Setup of run 1:
==> flow/design.v (excerpt) <==
module decode(
	clk		,
	rst_n		,
	data_in	,
	data_out	
	);
	input clk;
	input rst_n;
	input [1:0] data_in;	 
	output reg data_out;
	wire [1:0] dis_00,dis_01,dis_10,dis_11;
	wire [31:0] add_1,add_2,add_3,add_4,add_5,add_6,add_7,add_8;
	reg [9:0]	path_s0,path_s1,path_s2,path_s3;   
	reg [31:0]	dis_s0,dis_s1,dis_s2,dis_s3;
	reg [19:0]count_clear;
	assign dis_00=data_in[1]+data_in[0];
	assign dis_01=data_in[1]+(data_in[0]^1'b1);
	assign dis_10=(data_in[1]^1'b1)+data_in[0];
	assign dis_11=(data_in[1]^1'b1)+(data_in[0]^1'b1);
	always @(posedge clk or negedge rst_n)
		if (rst_n==1'b0)
			count_clear<=20'b0;
		else if (count_clear>=20'd50000)
			count_clear<=20'b0;
		else
			count_clear<=count_clear+1'b1;
	assign add_1=dis_00+dis_s0;  
	assign add_2=dis_11+dis_s2;
	always @(posedge clk or negedge rst_n)
	begin
		if (rst_n==1'b0) 
			begin
				path_s0=10'b0;
				dis_s0=32'b0;
			end
		else if (count_clear==20'd50000)
			begin
				path_s0=10'b0;
				dis_s0=32'b0;
			end
		else if (add_1<=add_2)
			begin
				path_s0<={path_s0[8:0],1'b0};
				dis_s0<=add_1;
			end
		else 
			begin
				path_s0<={path_s2[8:0],1'b0};
				dis_s0<=add_2;
			end
	end
	assign add_3=dis_11+dis_s0;
	assign add_4=dis_00+dis_s2;
	always @(posedge clk or negedge rst_n)
	begin
		if (rst_n==1'b0) 
			begin
				path_s1=10'b0;
				dis_s1=32'b0;
			end
		else if (count_clear==20'd50000)
			begin
				path_s1=10'b0;
				dis_s1=32'b0;
			end
		else if (add_3<=add_4)
			begin
				path_s1<={path_s0[8:0],1'b1};
				dis_s1<=add_3;
			end
		else 
			begin
				path_s1<={path_s2[8:0],1'b1};
				dis_s1<=add_4;
			end
	end
  ...
Settings: LEC_CHECK=0, ABC_AREA=0, CAP_MARGIN=35, CELL_PAD_IN_SITES_DETAIL_PLACEMENT=1, CORE_MARGIN=2, CORE_UTILIZATION=60, CTS_CLUSTER_DIAMETER=320, CTS_CLUSTER_SIZE=20, MAX_ROUTING_LAYER=met4, MIN_ROUTING_LAYER=met2, PLACE_DENSITY_LB_ADDON=0.03, SLEW_MARGIN=15, TNS_END_PERCENT=65; clock period 6.69 ns.
run.sh (not shown) runs the stock make flow with config.mk's settings and CLKGATE_MAP_FILE=.
FAIL run 1 @ global routing (5_1_grt): tool exited with error
Edits applied to the flow inputs when going from run 1 to run 2:
==> flow/config.mk <==
export PLATFORM = sky130hd
export DESIGN_NAME = decode
export DESIGN_NICKNAME = decode
export VERILOG_FILES = /design/flow/design.v
export SDC_FILE = /design/flow/constraint.sdc
export NUM_CORES = 4
export LEC_CHECK = 0
export CAP_MARGIN = 20
export CORE_MARGIN = 2
export CORE_UTILIZATION = 72
export PLACE_DENSITY = 0.6
export SLEW_MARGIN = 20
==> flow/constraint.sdc <==
create_clock -name core_clock -period 4.37 [get_ports {clk}]
set_input_delay 0.8740 -clock core_clock [delete_from_list [all_inputs] [get_ports {clk}]]
set_output_delay 0.8740 -clock core_clock [all_outputs]
set_load 0.01 [all_outputs]
[summary]
clock tree synthesis (4_1_cts): run 2 exited with error
Of run 2 and run 1, it is run 2 that has the lower number of rows created at floorplan.
Max worst slack after detailed placement across run 2 and run 1: run 1
Between run 2 and run 1, the total of buffers placed on input and output ports figures differ only marginally.
Re number of placed instances, taps included: run 1 was lower than run 2.
What run 1 reported for die outline area has to be multiplied by 0.837 to get the figure for run 2.
[compare] base=run 1 new=run 2: initial core utilization saw an increase, total half-perimeter wirelength after legalization and detailed placement went down 13%, synthesized area per cell flat.
Re die height: run 2 is about 9% down on run 1.
> inputs changed (run 2 -> run 3)
diff --git a/flow/config.mk b/flow/config.mk
--- a/flow/config.mk
+++ b/flow/config.mk
@@ -8,5 +8,5 @@
 export CAP_MARGIN = 20
 export CORE_MARGIN = 2
-export CORE_UTILIZATION = 72
+export CORE_UTILIZATION = 40
 export PLACE_DENSITY = 0.6
 export SLEW_MARGIN = 20
==> flow/constraint.sdc <==
create_clock -name core_clock -period 5.89 [get_ports {clk}]
set_input_delay 1.1780 -clock core_clock [delete_from_list [all_inputs] [get_ports {clk}]]
set_output_delay 1.1780 -clock core_clock [all_outputs]
set_load 0.01 [all_outputs]
Notes after the runs:
- Among run 2 and run 3, the run that stopped before the end is run 2, and it is the only one.
- Comparing run 2 against run 3, there is no change at all in post-synthesis cell area.
- From run 2 to run 3, number of port buffers did not move at all.
- Run 2 → run 3: number of synthesized register bits now sits at about the same level, cell count listed in synth_stat.txt now sits at about the same level, die area now sits higher.
- | post-placement setup slack | run 3 vs run 2 | better |
- Run 3 against run 2: share of synthesized cell area in and, or, nand and nor gates essentially unchanged; area of the core increased 21000 sq um; routability congestion estimate decreased about 11%; number of placement rows increased 20; yosys synthesis chip area essentially unchanged.
#### Input delta (run 4 over run 3)
diff --git a/flow/config.mk b/flow/config.mk
--- a/flow/config.mk
+++ b/flow/config.mk
@@ -8,5 +8,6 @@
 export CAP_MARGIN = 20
 export CORE_MARGIN = 2
-export CORE_UTILIZATION = 40
+export CORE_UTILIZATION = 61
 export PLACE_DENSITY = 0.6
+export SETUP_SLACK_MARGIN = 1.11
 export SLEW_MARGIN = 20
==> flow/constraint.sdc <==
create_clock -name core_clock -period 4.33 [get_ports {clk}]
set_input_delay 0.8660 -clock core_clock [delete_from_list [all_inputs] [get_ports {clk}]]
set_output_delay 0.8660 -clock core_clock [all_outputs]
set_load 0.01 [all_outputs]
--- outcome ---
Compared with run 3, in run 4 die area down 34%, x dimension of the die shrank by about 19%, effective utilization at floorplan saw an increase. Run 4 did not finish; the tool stopped in global routing (5_1_grt) with error GRT-0232.

========
## job 101
decode again, from the RTL that the note above started with.
make LEC_CHECK=0 CAP_MARGIN=20 CORE_MARGIN=2 CORE_UTILIZATION=71 CTS_CLUSTER_DIAMETER=353 CTS_CLUSTER_SIZE=37 HOLD_SLACK_MARGIN=-0.09 PLACE_DENSITY=0.64 SLEW_MARGIN=20 finish   # period 4.87 ns
FAIL job 101 @ 5_1_grt: tool exited with error
## Diff of input files: job 102 against job 101
- a deleted CTS_CLUSTER_DIAMETER that had been 353
- a deleted CTS_CLUSTER_SIZE that had been 37
- a deleted HOLD_SLACK_MARGIN that had been -0.09
- a change of PLACE_DENSITY from 0.64 to 0.6
- a change of CORE_UTILIZATION from 71 to 66
- a change of the clock period (ns, I/O delays scaled along) from 4.87 to 4.84
==> results <==
- Looking at number of placed instances, taps included, job 102 sits 72 higher than job 101 does.
- | job 102 | all stages done | FAIL | setup timing |
- Reported for job 101 and job 102, average cell area after synthesis turned out identical to the last digit.
- Row count ended up 2 higher on job 102 than on job 101.
[inputs] job 103 vs job 102
- PLACE_DENSITY changed from 0.6 to 0.4
- CORE_UTILIZATION changed from 66 to 72
- TNS_END_PERCENT newly set to 10
- the clock period (ns, I/O delays scaled along) changed from 4.84 to 4.57
Findings:
- Taking job 102 as the reference, in job 103 die area shrank by 2500 um2, vertical die dimension lost about 4%, horizontal die dimension now smaller, number of instances in the placed design decreased about 0.9%, gate count after technology mapping ~0 delta.
- What ended job 103 was a tool error in 5_1_grt; the run never finished.
- Job 103 — final weighted congestion of routability-driven global placement about 4.3% higher, job 102 as reference
The following lists how job 104 was set up differently from job 103:
- CTS_CLUSTER_DIAMETER: unset -> 216
- PLACE_DENSITY: 0.4 -> unset
- ABC_AREA: unset -> 1
- TNS_END_PERCENT: 10 -> 5
- CORE_UTILIZATION: 72 -> 70
- the clock period (ns, I/O delays scaled along): 4.57 -> 2.15
Of job 104 and job 103, not a single run came through the flow clean.
What ended job 104 was a tool error in 4_1_cts; the run never finished.
Die size is higher on job 104
Compared with job 103, in job 104 boundary pin count flat, standard cell core area shows an increase of about 10%, mux share of post-synthesis cell area went down 1.8 points, mapped cell area up about 8%, share of synthesized cell area in and, or, nand and nor gates rose 9.7 points.
Job 104: half-perimeter wire length after placement 16,000 um above job 103
